## hdmi
module hdmi
#(parameter FREQ=25200000, FS=48000, CTS=25200, N=6144)
 (
   input        I_CLK_PIXEL,
   input        I_RESET,      
   input [7:0]  I_R,
   input [7:0]  I_G,
   input [7:0]  I_B,
   input        I_BLANK,
   input        I_HSYNC,
   input        I_VSYNC,
   input        I_ASPECT_169,
   input        I_AUDIO_ENABLE,
   input [15:0] I_AUDIO_PCM_L,
   input [15:0] I_AUDIO_PCM_R,
   output [9:0] O_RED,    
   output [9:0] O_GREEN,  
   output [9:0] O_BLUE    
);
   wire [9:0]   red;
   wire [9:0]   green;
   wire [9:0]   blue;
   wire [9:0]   enc0out;
   wire [9:0]   enc1out;
   wire [9:0]   enc2out;
   wire [29:0]  tx_in;
   wire [3:0]   tmds_d;
   wire         data;
   wire [3:0]   dataPacket0;
   wire [3:0]   dataPacket1;
   wire [3:0]   dataPacket2;
   wire [39:0]  delayLineIn;
   wire [39:0]  delayLineOut;
   wire [7:0]   ROut;
   wire [7:0]   GOut;
   wire [7:0]   BOut;
   wire         hSyncOut;
   wire         vSyncOut;
   wire         vdeOut;
   wire         dataOut;
   wire [1:0]   vhSyncOut;
   reg          prevBlank;
   reg          prevData;
   wire [3:0]   dataPacket0Out;
   wire [3:0]   dataPacket1Out;
   wire [3:0]   dataPacket2Out;
   reg          ctl0;
   reg          ctl1;
  ...
Size in the first run: ~4600 cells after synthesis, roughly 1200 flip-flops, ~93 I/O pins, roughly 43000 sq um of cells after synthesis.
Settings: LEC_CHECK=0, CAP_MARGIN=20, CELL_PAD_IN_SITES_DETAIL_PLACEMENT=0, CORE_MARGIN=2, CORE_UTILIZATION=70, CTS_CLUSTER_DIAMETER=378, CTS_CLUSTER_SIZE=16, GPL_TIMING_DRIVEN=1, MAX_ROUTING_LAYER=met5, MIN_ROUTING_LAYER=met1, PLACE_DENSITY_LB_ADDON=0.06, SETUP_SLACK_MARGIN=1.36, SLEW_MARGIN=20; clock period 5.85 ns.
run.sh (not shown) runs the stock make flow with config.mk's settings and CLKGATE_MAP_FILE=.
The baseline reached the layout checks and failed them: negative setup slack.
==> next run, changes <==
- ABC_AREA: unset -> 1
- CELL_PAD_IN_SITES_DETAIL_PLACEMENT: 0 -> unset
- CORE_UTILIZATION: 70 -> 40
- CTS_CLUSTER_DIAMETER: 378 -> 229
- CTS_CLUSTER_SIZE: 16 -> unset
- GPL_TIMING_DRIVEN: 1 -> unset
- MIN_ROUTING_LAYER: met1 -> met2
- PLACE_DENSITY_LB_ADDON: 0.06 -> unset
- SETUP_SLACK_MARGIN: 1.36 -> unset
- clock period: 5.85 -> 10.0 ns (I/O delays scaled with it)
This time the run produced a layout that fails on design-rule violations.
Global-route usage shrinks by 5.1 points.
Design area grows by 1.8%.
Core utilization shrinks by 34 points.
Maximum frequency shrinks by 10%.
Cell count grows by 17%.
Worst hold slack is worse by 0.0057 ns.
Non-clock buffer count shrinks by 169.
Die area grows by 75%.
Clock skew grows by 0.020 ns.
Sequential share of layout area shrinks by 0.88 points.
==> next run, changes <==
- ABC_AREA: 1 -> unset
- CORE_UTILIZATION: 40 -> 70
- CTS_CLUSTER_DIAMETER: 229 -> unset
- CTS_CLUSTER_SIZE: unset -> 35
- MAX_ROUTING_LAYER: met5 -> unset
- MIN_ROUTING_LAYER: met2 -> unset
- SETUP_SLACK_MARGIN: unset -> 1.45
- clock period: 10.0 -> 5.06 ns (I/O delays scaled with it)
Outcome: The new run completed, yet does not pass: negative setup slack; register-to-register slack degrades by 4.4 ns; final cell count decreases by 13%; sequential power increases by 100%; sequential share of layout area decreases by 0.63 points.

---

Starting RTL as in the previous note.
Settings: LEC_CHECK=0, CAP_MARGIN=20, CELL_PAD_IN_SITES_DETAIL_PLACEMENT=1, CELL_PAD_IN_SITES_GLOBAL_PLACEMENT=1, CORE_ASPECT_RATIO=0.55, CORE_MARGIN=2, CORE_UTILIZATION=67, CTS_CLUSTER_DIAMETER=260, GPL_ROUTABILITY_DRIVEN=0, GPL_TIMING_DRIVEN=1, MAX_ROUTING_LAYER=met4, SLEW_MARGIN=15; clock period 6.54 ns.
The starting point never finished: it broke off in detailed placement.
==> next run, changes <==
CELL_PAD_IN_SITES_DETAIL_PLACEMENT = default   (was 1)
CELL_PAD_IN_SITES_GLOBAL_PLACEMENT = default   (was 1)
CORE_ASPECT_RATIO = default   (was 0.55)
CORE_UTILIZATION = 21   (was 67)
CTS_CLUSTER_DIAMETER = default   (was 260)
GPL_ROUTABILITY_DRIVEN = default   (was 0)
GPL_TIMING_DRIVEN = default   (was 1)
MAX_ROUTING_LAYER = default   (was met4)
SLEW_MARGIN = 20   (was 15)
clock period = 10.9 ns   (was 6.54 ns; I/O delays follow)
The changed run finished clean.
Synthesized cell count does not change.
Die size goes up to 3.1 times its value.
Synthesized area is unchanged.
==> next run, changes <==
ABC_AREA = 0   (was default)
CAP_MARGIN = 10   (was 20)
CORE_UTILIZATION = 72   (was 21)
CTS_CLUSTER_SIZE = 35   (was default)
SETUP_SLACK_MARGIN = -0.45   (was default)
clock period = 5.0 ns   (was 10.9 ns; I/O delays follow)
After rerunning:
- With this change the flow reached the layout checks and failed them: max-capacitance violations, max-slew violations, negative setup slack
- register-to-register slack is worse by 5100 ps
- non-clock buffer count went up by 194
- via count rises by 10%
- clock skew went down by 38 ps
- routed wire length grows by 19%
==> next run, changes <==
CAP_MARGIN = 5   (was 10)
CTS_CLUSTER_SIZE = 27   (was 35)
HOLD_SLACK_MARGIN = 0.29   (was default)
PLACE_DENSITY_LB_ADDON = 0.0   (was default)
SETUP_SLACK_MARGIN = 1.27   (was -0.45)
SLEW_MARGIN = 40   (was 20)
What happened: This time the run finished with negative setup slack left; final area hardly moves; setup slack loses 12 ps; die area does not change; power decreases by about 5%; hold slack gains 13 ps.
==> next run, changes <==
ABC_AREA = default   (was 0)
CAP_MARGIN = 40   (was 5)
CORE_MARGIN = 4   (was 2)
CORE_UTILIZATION = 30   (was 72)
CTS_CLUSTER_SIZE = 95   (was 27)
GPL_ROUTABILITY_DRIVEN = 0   (was default)
HOLD_SLACK_MARGIN = default   (was 0.29)
PLACE_DENSITY_LB_ADDON = default   (was 0.0)
SETUP_SLACK_MARGIN = default   (was 1.27)
clock period = 10.0 ns   (was 5.0 ns; I/O delays follow)
With this change the flow completed with no timing, DRC or antenna violations.
Clock skew climbs by 23 ps.
Critical path depth goes up by 1.
Sequential share of layout area increases by 0.62 points.
Power is lower by 62%.
Cell count went up by 17%.

---

hdmi again, from the RTL that the note above started with.
## hdmi
module hdmi
#(parameter FREQ=25200000, FS=48000, CTS=25200, N=6144)
 (
   input        I_CLK_PIXEL,
   input        I_RESET,      
   input [7:0]  I_R,
   input [7:0]  I_G,
   input [7:0]  I_B,
   input        I_BLANK,
   input        I_HSYNC,
   input        I_VSYNC,
   input        I_ASPECT_169,
   input        I_AUDIO_ENABLE,
   input [15:0] I_AUDIO_PCM_L,
   input [15:0] I_AUDIO_PCM_R,
   output [9:0] O_RED,    
   output [9:0] O_GREEN,  
   output [9:0] O_BLUE    
);
make LEC_CHECK=0 ABC_AREA=1 CAP_MARGIN=20 CELL_PAD_IN_SITES_GLOBAL_PLACEMENT=0 CORE_MARGIN=2 CORE_UTILIZATION=38 PLACE_DENSITY_LB_ADDON=0.29 SLEW_MARGIN=20 TNS_END_PERCENT=20 finish   # period 5.4 ns
The first run finished with negative setup slack left.
Then changed:
Settings changed: ABC_AREA 1 to default, CELL_PAD_IN_SITES_GLOBAL_PLACEMENT 0 to default, CORE_UTILIZATION 38 to 30, PLACE_DENSITY_LB_ADDON 0.29 to default, TNS_END_PERCENT 20 to default.
Clock period 5.4 ns to 10.0 ns, I/O delays scaled along.
The changed run passed the timing, design-rule and antenna checks.
Clock skew went up by 0.033 ns.
Sequential power went down by 44%.
Die size went up by 26%.
Area after synthesis went down by 0.63%.
Design area went down by 3.7%.

---

Starting RTL as in the previous note.
make LEC_CHECK=0 CAP_MARGIN=40 CORE_ASPECT_RATIO=0.52 CORE_MARGIN=2 CORE_UTILIZATION=30 CTS_CLUSTER_SIZE=95 GPL_ROUTABILITY_DRIVEN=0 SLEW_MARGIN=40 finish   # period 10.0 ns
Then changed:
ABC_AREA = 1   (was unset)
CAP_MARGIN = 20   (was 40)
CORE_ASPECT_RATIO = unset   (was 0.52)
CORE_UTILIZATION = 64   (was 30)
CTS_CLUSTER_SIZE = unset   (was 95)
GPL_ROUTABILITY_DRIVEN = unset   (was 0)
SLEW_MARGIN = 20   (was 40)
clock period = 10.9 ns   (was 10.0 ns; I/O delays follow)
What happened:
- synthesized area increases slightly
- routed wire length went down by roughly a tenth
- worst setup slack gets better by 1100 ps
- fmax rose by a few percent
- total power goes down by about a fifth
- utilization came out higher by 38 points
- die size falls by well over a third
- global-route usage rises by 12 points
- sequential share of layout area goes up by 0.86 points

---

## wip/zinc
Starting RTL as in the previous note.
Settings: LEC_CHECK=0, ABC_AREA=1, CAP_MARGIN=5, CELL_PAD_IN_SITES_DETAIL_PLACEMENT=0, CORE_MARGIN=2, CORE_UTILIZATION=72, CTS_CLUSTER_DIAMETER=214, CTS_CLUSTER_SIZE=16, GPL_TIMING_DRIVEN=1, HOLD_SLACK_MARGIN=0.3, MAX_ROUTING_LAYER=met5, MIN_ROUTING_LAYER=met1, PLACE_DENSITY_LB_ADDON=0.01, SETUP_SLACK_MARGIN=-0.13, SLEW_MARGIN=30; clock period 5.01 ns.
[wip/zinc] flow finished | final checks: failed | reasons: negative setup slack
What wip/tundra does differently from wip/zinc at the input level:
Settings: CAP_MARGIN now 20, was 5; HOLD_SLACK_MARGIN no longer set, was 0.3; MIN_ROUTING_LAYER no longer set, was met1; CELL_PAD_IN_SITES_DETAIL_PLACEMENT no longer set, was 0; SETUP_SLACK_MARGIN no longer set, was -0.13; GPL_TIMING_DRIVEN no longer set, was 1; PLACE_DENSITY_LB_ADDON no longer set, was 0.01; SLEW_MARGIN now 20, was 30; CTS_CLUSTER_SIZE now 94, was 16; CTS_CLUSTER_DIAMETER no longer set, was 214; CORE_UTILIZATION now 57, was 72; MAX_ROUTING_LAYER no longer set, was met5; the clock period (ns, I/O delays scaled along) now 6.28, was 5.01.
Although it ran to completion, wip/tundra produced a layout that fails the final checks because of negative setup slack.
wip/tundra vs. wip/zinc: static leakage power went up 3.3%; routability congestion estimate went down 3.3%.
wip/tundra ends up with higher final cell count than wip/zinc does.
Flip-flop count of wip/zinc is on par with wip/tundra.
Diff wip/zinc -> wip/tundra: final non-filler cell area climbed 3.4%, share of cell area taken by flip-flops and latches saw a decrease, area of the multi-input gates did not really move, fmax climbed about 3.6%.
Input changes introduced in wip/maple (baseline for comparison: wip/tundra):
Settings: TNS_END_PERCENT now 20, previously not set; PLACE_DENSITY now 0.43, previously not set; CORE_UTILIZATION now 72, was 57; CAP_MARGIN now 5, was 20; the clock period (ns, I/O delays scaled along) now 4.92, was 6.28.
Results
Setup WNS wip/tundra -> wip/maple: worse
wip/maple -> stages 100% | layout checks FAIL | negative setup slack
Worst slew margin relative to its limit, wip/tundra and wip/maple: higher on wip/maple
Diff wip/tundra -> wip/maple: clock network fraction of design power went down 1.2 points; overall power after layout went up 25%.
Input changes introduced in wip/raven (baseline for comparison: wip/maple):
Settings: removing CTS_CLUSTER_SIZE (formerly 94); removing TNS_END_PERCENT (formerly 20); changing CORE_UTILIZATION from 72 to 30; changing CAP_MARGIN from 5 to 20; removing PLACE_DENSITY (formerly 0.43); removing ABC_AREA (formerly 1); changing the clock period (ns, I/O delays scaled along) from 4.92 to 9.0.
## What came out
Of wip/maple and wip/raven, just one finished clean: wip/raven.
The layout from wip/maple, despite a flow that completed every stage, fails the layout checks, with the failing checks listed as negative setup slack.
Compare wip/raven and wip/maple | simple-gate area share of the yosys netlist lower: wip/maple
Diff wip/raven and wip/maple: core utilization lower in wip/raven
In wip/raven relative to wip/maple, cell count had gone up by more than 10%.
Post-detailed-placement half-perimeter wirelength, wip/raven vs wip/maple: down by a few percent
Initial antenna violation count on wip/raven is up relative to wip/maple.
Lower yosys synthesis chip area goes to wip/raven over wip/maple.
Final instance area: wip/raven better than wip/maple
wip/raven vs. wip/maple: wire length went down by 8.2%.
Changes in wip/fjord relative to wip/raven:
Settings: putting MAX_ROUTING_LAYER at met4 where nothing was set; putting CTS_CLUSTER_SIZE at 35 where nothing was set; swapping 30 for 68 in CORE_UTILIZATION; swapping 20 for 10 in CAP_MARGIN; swapping 9.0 for 8.1 in the clock period (ns, I/O delays scaled along).
### Flow results
Between wip/fjord and wip/raven, y dimension of the die is lower for wip/fjord, wip/raven comes in above that. Number of placed instances, taps included (wip/fjord vs. wip/raven) decreases by more than 10%. On wip/fjord: fraction of the cycle the final worst path needs is 2.1 points higher than what wip/raven gave. Utilization in wip/fjord vs wip/raven: up 42 points.
Here is what was changed in the inputs of wip/violet compared with wip/fjord.
Settings: an added CTS_CLUSTER_DIAMETER of 27; an added HOLD_SLACK_MARGIN of -0.09; an added SETUP_SLACK_MARGIN of 1.83; a change of CORE_UTILIZATION from 68 to 72; an added PLACE_DENSITY of 0.64; a change of the clock period (ns, I/O delays scaled along) from 8.1 to 6.75.
### Flow results
wip/violet did not run to completion, as it errored out during 5_1_grt. Post-cts sizing count: wip/violet vs wip/fjord up 106. Count of hold-fix buffers inserted at cts came out exactly the same in wip/violet and wip/fjord. wip/violet reports a higher global placement routability congestion than wip/fjord does. Higher core utilization before placement among wip/violet and wip/fjord: wip/violet. Reported for wip/violet and wip/fjord, number of standard cells reported by yosys turned out identical to the last digit. Diff wip/violet..wip/fjord | number of storage elements in the synthesis netlist | unchanged. Measured against wip/violet, the core footprint of wip/fjord comes out at 1.05 times the reference value.

---

hdmi again, from the RTL that the note above started with.
Settings: LEC_CHECK=0, ABC_AREA=1, CAP_MARGIN=20, CORE_ASPECT_RATIO=1.36, CORE_MARGIN=2, CORE_UTILIZATION=72, CTS_CLUSTER_DIAMETER=390, CTS_CLUSTER_SIZE=10, SETUP_SLACK_MARGIN=0.54, SLEW_MARGIN=40, TNS_END_PERCENT=10; clock period 4.17 ns.
The baseline finished but fails on negative setup slack.
Then changed:
ABC_AREA = unset   (was 1)
CORE_ASPECT_RATIO = unset   (was 1.36)
CORE_UTILIZATION = 70   (was 72)
CTS_CLUSTER_DIAMETER = unset   (was 390)
CTS_CLUSTER_SIZE = 35   (was 10)
SETUP_SLACK_MARGIN = 1.3   (was 0.54)
SLEW_MARGIN = 20   (was 40)
TNS_END_PERCENT = unset   (was 10)
clock period = 5.1 ns   (was 4.17 ns; I/O delays follow)
The new run completed, yet does not pass: negative setup slack. Power goes up by 1.9%. Setup slack is worse by 0.13 ns. Area after synthesis goes down by 0.63%. Die area goes up by 2.1%. Clock power goes down by about 20%.
Then changed:
ABC_AREA = 1   (was unset)
CAP_MARGIN = 5   (was 20)
CTS_CLUSTER_SIZE = 27   (was 35)
HOLD_SLACK_MARGIN = 0.29   (was unset)
SETUP_SLACK_MARGIN = 1.27   (was 1.3)
SLEW_MARGIN = 40   (was 20)
clock period = 5.0 ns   (was 5.1 ns; I/O delays follow)
=> The changed run finished but failed the layout checks on negative setup slack. Sequential cell count stays the same. Via count climbs by 1.1%. Power goes down by 16%. Non-clock buffer count went up by 25. Sequential share of layout area came out lower by 0.24 points. Wire length is lower by 5.7%. Setup slack improves by 1.2 ns. Hold slack is worse by 0.0088 ns. Core utilization grows by 0.12 points. Synthesized area grows by 0.63%.

---

hdmi again, from the RTL that the note above started with.
==> flow/design.v (excerpt) <==
module hdmi
#(parameter FREQ=25200000, FS=48000, CTS=25200, N=6144)
 (
   input        I_CLK_PIXEL,
   input        I_RESET,      
   input [7:0]  I_R,
   input [7:0]  I_G,
   input [7:0]  I_B,
   input        I_BLANK,
   input        I_HSYNC,
   input        I_VSYNC,
   input        I_ASPECT_169,
   input        I_AUDIO_ENABLE,
   input [15:0] I_AUDIO_PCM_L,
   input [15:0] I_AUDIO_PCM_R,
   output [9:0] O_RED,    
   output [9:0] O_GREEN,  
   output [9:0] O_BLUE    
);
export LEC_CHECK = 0
export ABC_AREA = 0
export CAP_MARGIN = 30
export CELL_PAD_IN_SITES_DETAIL_PLACEMENT = 2
export CELL_PAD_IN_SITES_GLOBAL_PLACEMENT = 3
export CORE_ASPECT_RATIO = 0.99
export CORE_MARGIN = 2
export CORE_UTILIZATION = 25
export CTS_CLUSTER_DIAMETER = 187
export HOLD_SLACK_MARGIN = 0.01
export MAX_ROUTING_LAYER = met4
export MIN_ROUTING_LAYER = met2
export SETUP_SLACK_MARGIN = 0.76
export SLEW_MARGIN = 0
create_clock -name core_clock -period 10.0 [get_ports {I_CLK_PIXEL}]
The first run produced a clean layout.
==> next run, changes <==
Settings changed: ABC_AREA 0 to unset, CAP_MARGIN 30 to 10, CELL_PAD_IN_SITES_DETAIL_PLACEMENT 2 to unset, CELL_PAD_IN_SITES_GLOBAL_PLACEMENT 3 to unset, CORE_ASPECT_RATIO 0.99 to unset, CORE_UTILIZATION 25 to 72, CTS_CLUSTER_DIAMETER 187 to unset, CTS_CLUSTER_SIZE set to 35, HOLD_SLACK_MARGIN 0.01 to unset, MIN_ROUTING_LAYER met2 to unset, PLACE_DENSITY set to 0.64, SETUP_SLACK_MARGIN 0.76 to unset, SLEW_MARGIN 0 to 20.
Clock period 10.0 ns to 6.75 ns, I/O delays scaled along.
What happened: Now the flow ran to the end with violations: setup timing; global-route usage rises by 9.2 points; routed wire length fell by about a fifth; flip-flop count does not change; core utilization increases by 54 points; via count decreases by a quarter to a third; setup slack is worse by 2700 ps; worst hold slack improves by 5.0 ps; sequential power is higher by well over a third; critical path depth fell by 2; sequential share of layout area grows by 1.1 points; synthesized area is unchanged.
==> next run, changes <==
Settings changed: CAP_MARGIN 10 to 25, CORE_UTILIZATION 72 to 62, CTS_CLUSTER_SIZE 35 to 55, GPL_ROUTABILITY_DRIVEN set to 1, PLACE_DENSITY 0.64 to unset, PLACE_DENSITY_LB_ADDON set to 0.25, SETUP_SLACK_MARGIN set to 0.35.
Clock period 6.75 ns to 12.8 ns, I/O delays scaled along.
Outcome: The new run finished with timing, DRC and antenna clean; clock skew stays flat; die area rose by 16%; fmax fell by 8.9%; total power fell by 58%; worst hold slack barely changes; global-route usage fell by 6.6 points; sequential power fell by 47%; worst setup slack improved by 5300 ps.
Power figures rest on the tool's default switching activity, not on a simulated workload.
